run A:
// ieee754multiplier
module ieee754multiplier (
    input logic clk, rst_n,
    input logic [31:0] a_i,
    input logic [31:0] b_i,
    input logic start_i,
    output logic done_o,
    output logic nan_o,
    output logic inifinit_o,
    output logic overflow_o,
    output logic underflow_o,
    output logic [31:0] product_o
);
For scale: ~3,600 cells after synthesis, about 140 flip-flops, ~27,000 um^2 of cells after synthesis.
clock: 12.3 ns
lec_check: 0
abc_area: 1
cap_margin: 20
cell_pad_in_sites_detail_placement: 0
cell_pad_in_sites_global_placement: 1
core_aspect_ratio: 0.77
core_margin: 10
core_utilization: 50
cts_cluster_diameter: 92
cts_cluster_size: 77
gpl_routability_driven: 1
gpl_timing_driven: 0
max_routing_layer: met4
slew_margin: 20
run.sh (not shown) runs the stock make flow with config.mk's settings and CLKGATE_MAP_FILE=.
Here is what was changed in the inputs of run B compared with run A.
- a change of CORE_ASPECT_RATIO from 0.77 to 0.5
- a deleted ABC_AREA that had been 1
- an added TNS_END_PERCENT of 15
- a deleted CTS_CLUSTER_DIAMETER that had been 92
- a deleted GPL_TIMING_DRIVEN that had been 0
- a deleted MAX_ROUTING_LAYER that had been met4
- a change of CORE_MARGIN from 10 to 7
- a change of CAP_MARGIN from 20 to 0
- a deleted CTS_CLUSTER_SIZE that had been 77
- a deleted CELL_PAD_IN_SITES_DETAIL_PLACEMENT that had been 0
- a deleted CELL_PAD_IN_SITES_GLOBAL_PLACEMENT that had been 1
- a deleted GPL_ROUTABILITY_DRIVEN that had been 1
- a change of the clock period (ns, I/O delays scaled along) from 12.3 to 9.0
[summary]
- In summary, run B completed successfully, with a layout that passed the timing, design-rule and antenna checks.
- Run A finished every step from synthesis to the final layout, and the layout passed the timing, design-rule and antenna checks.
- Higher wire length of the first global-routing pass among run A and run B: run A
- Taking run A as the reference, in run B via count of the first global-routing pass -4,420; post-route cell area -1900 um^2.
### run B -> run C
- setting HOLD_SLACK_MARGIN to 0.3 for the first time
- setting SETUP_SLACK_MARGIN to -0.89 for the first time
Results
Run C vs. run B: setup slack down 0.15 ns; worst clock skew flat.
Changes in run D relative to run C:
- CAP_MARGIN: 0 -> 20
- CTS_CLUSTER_SIZE: unset -> 100
- SETUP_SLACK_MARGIN: -0.89 -> unset
- CORE_MARGIN: 7 -> 2
- CTS_CLUSTER_DIAMETER: unset -> 154
- TNS_END_PERCENT: 15 -> unset
- HOLD_SLACK_MARGIN: 0.3 -> unset
- CORE_UTILIZATION: 50 -> 72
Results
Diff run C..run D | number of nets at floorplan | unchanged
In run D the sum of met2 wire segment lengths after detailed routing turned out about 1% lower than in run C.
Wire: run D routes more than run C
Relative to run C, the number of core rows of run D is lower by about 18%.
Fmax is lower on run C
Number of buffers and inverters on the critical path came out exactly the same in run C and run D.
Re share of the clock period used by the worst path: run D is 2.2 points down on run C.
Of run C and run D, run C shows the higher data required time of the critical path, with run D below it.
Non-filler instance count after layout, run C and run D: larger value in run C
Modified inputs, run E compared to run D
- a deleted CTS_CLUSTER_SIZE that had been 100
- a deleted CORE_ASPECT_RATIO that had been 0.5
- a deleted CTS_CLUSTER_DIAMETER that had been 154
- a change of CORE_UTILIZATION from 72 to 66
- a change of the clock period (ns, I/O delays scaled along) from 9.0 to 7.4
--- outcome ---
product_r[4]$_DFFE_PN0P_ as the capturing element of the worst setup path was reported by run D, and product_r[16]$_DFFE_PN0P_ by run E.
Delta (run E minus run D): area added between synthesis and finish increased 4.7 points; flop share of the area dropped 0.43 points; share of the clock period used by the worst path increased by 5.5 points relative to the old numbers; critical path depth dropped about 9%.
The higher worst hold slack of run D and run E is in run D.
Core util | run E vs run D | run E lower
Compared with run D, run E ends up with a larger final cell area.
diff inputs: run E => run F
- CORE_ASPECT_RATIO now 0.5, previously not set
- CORE_UTILIZATION now 50, was 66
- the clock period (ns, I/O delays scaled along) now 9.0, was 7.4
- Compared with run E, in run F routed wire length -8.7%; worst slew margin relative to its limit -8.7 points; count of cell instances traversed by the critical path +2; total via count after detailed routing -about 6%.
- Run E ended up with product_r[16]$_DFFE_PN0P_ as its critical path capture point; run F ended up with exponent_hi_r[1]$_DFFE_PN0P_.
- NOTE global placement routability congestion run E->run F decreased by a few percent

========
Starting RTL as in the previous note.
==> flow/config.mk <==
export PLATFORM = sky130hd
export DESIGN_NAME = ieee754multiplier
export DESIGN_NICKNAME = ieee754multiplier
export VERILOG_FILES = /design/flow/design.v
export SDC_FILE = /design/flow/constraint.sdc
export NUM_CORES = 4
export LEC_CHECK = 0
export CAP_MARGIN = 40
export CELL_PAD_IN_SITES_DETAIL_PLACEMENT = 0
export CORE_ASPECT_RATIO = 0.93
export CORE_MARGIN = 2
export CORE_UTILIZATION = 70
export CTS_CLUSTER_DIAMETER = 362
export CTS_CLUSTER_SIZE = 14
export GPL_TIMING_DRIVEN = 1
export MAX_ROUTING_LAYER = met5
export PLACE_DENSITY = 0.64
export SETUP_SLACK_MARGIN = 1.16
export SLEW_MARGIN = 25
==> flow/constraint.sdc <==
create_clock -name core_clock -period 14.2 [get_ports {clk}]
set_input_delay 2.8400 -clock core_clock [delete_from_list [all_inputs] [get_ports {clk}]]
set_output_delay 2.8400 -clock core_clock [all_outputs]
set_load 0.01 [all_outputs]
Edit:
Settings changed: CORE_UTILIZATION 70 to 32, CTS_CLUSTER_DIAMETER 362 to 308, CTS_CLUSTER_SIZE 14 to 98, PLACE_DENSITY 0.64 to 0.4, TNS_END_PERCENT from default to 20.
Clock period 14.2 ns to 9.79 ns, I/O delays scaled along.
After rerunning: Die size increases by 120%; clock-buffer cell count goes up by 2; setup slack gets worse by 4.1 ns; non-clock buffer count rises by 25; final cell count rises by 17%; routed wire length increases by 17%.
Edit:
Settings changed: CORE_UTILIZATION 32 to 72, CTS_CLUSTER_SIZE 98 to 99, PLACE_DENSITY 0.4 to 0.48, SETUP_SLACK_MARGIN 1.16 to -0.97, TNS_END_PERCENT 20 to default.
Worst setup slack degrades by 0.17 ns.
Clock-buffer cell count drops by 1.
Synthesized area stays the same.
Global-route usage climbs by 19 points.
Sequential share of layout area climbs by 0.36 points.
Wire length drops by about a fifth.
Cell area drops by a few percent.
Cell count drops by about a fifth.
Worst hold slack improves by 0.017 ns.
Edit:
Settings changed: CORE_UTILIZATION 72 to 65, CTS_CLUSTER_SIZE 99 to 14, PLACE_DENSITY 0.48 to default, SETUP_SLACK_MARGIN -0.97 to 1.16.
Clock period 9.79 ns to 14.2 ns, I/O delays scaled along.
Outcome:
- The new run produced a clean layout
- die size increases by 11%
- via count is lower by about 0.65%
- final area increases by 0.39%
- synthesized area is unchanged
- count of clock-buffer cells in the layout is unchanged
Edit:
Settings changed: CORE_UTILIZATION 65 to 32, CTS_CLUSTER_SIZE 14 to 98, PLACE_DENSITY from default to 0.48, SETUP_SLACK_MARGIN 1.16 to -0.93, TNS_END_PERCENT from default to 25.
Clock period 14.2 ns to 9.79 ns, I/O delays scaled along.
Clock-buffer cell count is unchanged.
Hold slack got worse by 0.011 ns.
Die size is higher by 100%.
Via count is lower by about 3%.
Non-clock buffer count is higher by 18.
Global-route usage is lower by 17 points.
Utilization is lower by 36 points.
Synthesized cell count stays the same.
Final cell count is higher by 16%.

========
wip/umber:
The RTL this note starts from:
==> flow/design.v <==
module ieee754multiplier (
    input logic clk, rst_n,
    input logic [31:0] a_i,
    input logic [31:0] b_i,
    input logic start_i,
    output logic done_o,
    output logic nan_o,
    output logic inifinit_o,
    output logic overflow_o,
    output logic underflow_o,
    output logic [31:0] product_o
);
typedef enum logic[1:0] {
    INITIAL_STATE = 2'b00,
    MULTIPLY_STEP = 2'b01,
    RESULT_VERIFICATION_STEP = 2'b10,
    DONE = 2'b11
} MULTIPLIER_FSM_STATE;
MULTIPLIER_FSM_STATE current_state;
logic [31:0] a_r, b_r;  
logic signal_a, signal_b;
logic [7:0] exponent_a, exponent_b;
logic [23:0] mantissa_a, mantissa_b;  
logic [47:0] mantissa_temp;
logic [9:0] exponent_temp;
logic [31:0] product_r;      
logic [1:0]  exponent_hi_r;  
always_comb begin : MULTIPLIER_COMB_BLOCK
    signal_a = a_r[31];  
    signal_b = b_r[31];  
    exponent_a = a_r[30:23];  
    exponent_b = b_r[30:23];  
    mantissa_a[23] = 1;
    mantissa_a[22:0] = a_r[22:0];   
    mantissa_b[23] = 1;
    mantissa_b[22:0] = b_r[22:0];   
    if (mantissa_a[22-:23] == 0 || mantissa_b[22-:23] == 0) begin  
        mantissa_temp = 0;  
        exponent_temp = 0;  
    end else begin
        mantissa_temp = mantissa_a * mantissa_b;  
        exponent_temp = exponent_a + exponent_b - 127;  
        if (mantissa_temp[47] == 1) begin  
            mantissa_temp = mantissa_temp >> 1;  
            exponent_temp = exponent_temp + 1;  
        end
    end
end
always_ff @(posedge clk, negedge rst_n) begin : MULTIPLIER_FF_BLOCK
    if(!rst_n) begin
        current_state <= INITIAL_STATE;
        a_r <= 32'b0;
        b_r <= 32'b0;
        product_r <= 32'b0;
        exponent_hi_r <= 2'b0;
        done_o <= 1'b0;
        nan_o <= 1'b0;
        inifinit_o <= 1'b0;
        overflow_o <= 1'b0;
        underflow_o <= 1'b0;
        product_o <= 32'b0;
    end else begin
        case (current_state)
            INITIAL_STATE, DONE: begin
                done_o <= 1'b0;
                if (start_i) begin
                    a_r <= a_i;
                    b_r <= b_i;
                    current_state <= MULTIPLY_STEP;
                end else begin
                    current_state <= INITIAL_STATE;
                end
            end
            MULTIPLY_STEP: begin
                product_r[31] <= signal_a ^ signal_b;  
                product_r[30:23] <= exponent_temp[7:0];  
                product_r[22:0] <= mantissa_temp[45:23];  
                exponent_hi_r <= exponent_temp[9:8];
                current_state <= RESULT_VERIFICATION_STEP;
            end
            RESULT_VERIFICATION_STEP: begin
                nan_o <= 1'b0;
                inifinit_o <= 1'b0;
                overflow_o <= 1'b0;
                underflow_o <= 1'b0;
                product_o <= product_r;
                if (product_r[30:23] == 8'hFF && product_r[22:0] != 23'b00) begin
                    nan_o <= 1'b1;
                    product_o <= 32'b00;
                end else if (product_r[30:23] == 8'b11111111 && product_r[22:0] == 23'b0) begin
                    inifinit_o <= 1'b1;
                end else if (exponent_hi_r[0] == 1'b1 || exponent_hi_r[1] == 1'b1) begin
                    overflow_o <= 1'b1;
                    product_o <= 32'h7FFFFFFF;
                end else if (product_r[30:23] == 8'b00000000) begin
                    underflow_o <= 1'b1;
                    product_o <= 32'b00;
                end
                done_o <= 1'b1;
                current_state <= DONE;
            end
        endcase
    end
end
endmodule
clock: 5.24 ns
lec_check: 0
abc_area: 1
cap_margin: 5
core_margin: 2
core_utilization: 69
cts_cluster_size: 97
place_density: 0.38
slew_margin: 20
tns_end_percent: 10
Tool error ODB-0269 stopped wip/umber during global routing (5_1_grt); no final results.
The inputs of wip/lagoon differ from those of wip/umber as listed below.
- setting SETUP_SLACK_MARGIN to -0.48 for the first time
- changing CAP_MARGIN from 5 to 20
- changing CORE_UTILIZATION from 69 to 72
- removing CTS_CLUSTER_SIZE (formerly 97)
- removing PLACE_DENSITY (formerly 0.38)
- changing the clock period (ns, I/O delays scaled along) from 5.24 to 5.12
==> results <==
For wip/lagoon, the flow was terminated by a tool error in global routing (5_1_grt) and produced no final design.
wip/umber is listed as incomplete: the tool reported an error in global routing (5_1_grt) and the run ended there.
Summary — pre-CTS worst setup slack, wip/lagoon relative to wip/umber: lower, by 0.22 ns.
| post-placement cell area | wip/umber vs wip/lagoon | ≈ equal |
[compare] base=wip/umber new=wip/lagoon: post-synthesis share of cell area spent on and, or, nand and nor gates stayed essentially flat; post-CTS repair timing setup buffer count fell by 19; die size fell by 0.0016 mm².
Between wip/umber and wip/lagoon, overall die width is lower for wip/lagoon, wip/umber comes in above that.
> inputs changed (wip/lagoon -> wip/violet)
- CAP_MARGIN: 20 -> 0
- TNS_END_PERCENT: 10 -> unset
- ABC_AREA: 1 -> unset
- SETUP_SLACK_MARGIN: -0.48 -> unset
- the clock period (ns, I/O delays scaled along): 5.12 -> 6.22
--- outcome ---
- The flow ended early for wip/lagoon: it failed with a tool error in global routing (5_1_grt).
- No crash in wip/violet: every stage finished, but the layout fails its final checks due to setup timing.
- wip/violet vs wip/lagoon, total cell area reported by yosys after synthesis went down by 6.6%.
- Taking wip/lagoon as the reference, in wip/violet row count saw a decrease; share of synthesized cell area in full adder, half adder and majority cells saw an increase; total of buffers placed on input and output ports saw little to no change; simple-gate share of the synthesized area saw a decrease.
- wip/violet vs wip/lagoon on cell total after placement: wip/violet is the lower one.
- Re chip footprint: wip/violet is 6.5% down on wip/lagoon.
- Between wip/violet and wip/lagoon, the die span in x is lower for wip/violet.
- The synthesized area in wip/violet sits 0.0017 mm² below the value recorded for wip/lagoon.
- Changes observed in wip/violet relative to wip/lagoon: mux share of post-synthesis cell area moved up, cell count after synthesis moved down.
### wip/violet -> wip/willow
- changing CAP_MARGIN from 0 to 20
- changing CORE_UTILIZATION from 72 to 50
- changing the clock period (ns, I/O delays scaled along) from 6.22 to 9.0
## What came out
wip/willow completed; timing, DRC and antenna clean. Every stage of wip/violet finished as expected; the final checks, on the other hand, flagged setup timing, which means the layout fails. Taking wip/violet as the reference, in wip/willow utilization went down; count of cell instances traversed by the critical path went down; fraction of standard cell area in multi-input logic went up. Routing usage on met3, wip/willow and wip/violet: larger value in wip/violet. Changes observed in wip/willow relative to wip/violet: number of endpoints failing setup at the final stage down 33; die area up 43%; post-synthesis cell area flat.
#### Input delta (wip/fjord over wip/willow)
- CORE_UTILIZATION changed from 50 to 23
- the clock period (ns, I/O delays scaled along) changed from 9.0 to 8.35
==> comparison <==
Diff wip/willow -> wip/fjord | worst hold slack | decrease of 0.0033 ns
Of wip/fjord and wip/willow, the run reporting the lower met1 track demand over resource was wip/fjord.
Smallest setup slack after layout was lower in wip/fjord than in wip/willow.
The following lists how wip/xenon was set up differently from wip/fjord:
- changing CAP_MARGIN from 20 to 40
- changing CORE_UTILIZATION from 23 to 72
- setting SETUP_SLACK_MARGIN to -0.6 for the first time
- changing the clock period (ns, I/O delays scaled along) from 8.35 to 6.22
## What came out
Every stage of wip/xenon finished as expected; the final checks, on the other hand, flagged setup timing, which means the layout fails. Summary of wip/xenon over wip/fjord: largest fanout on the critical path lost 5, final cell count has decreased.
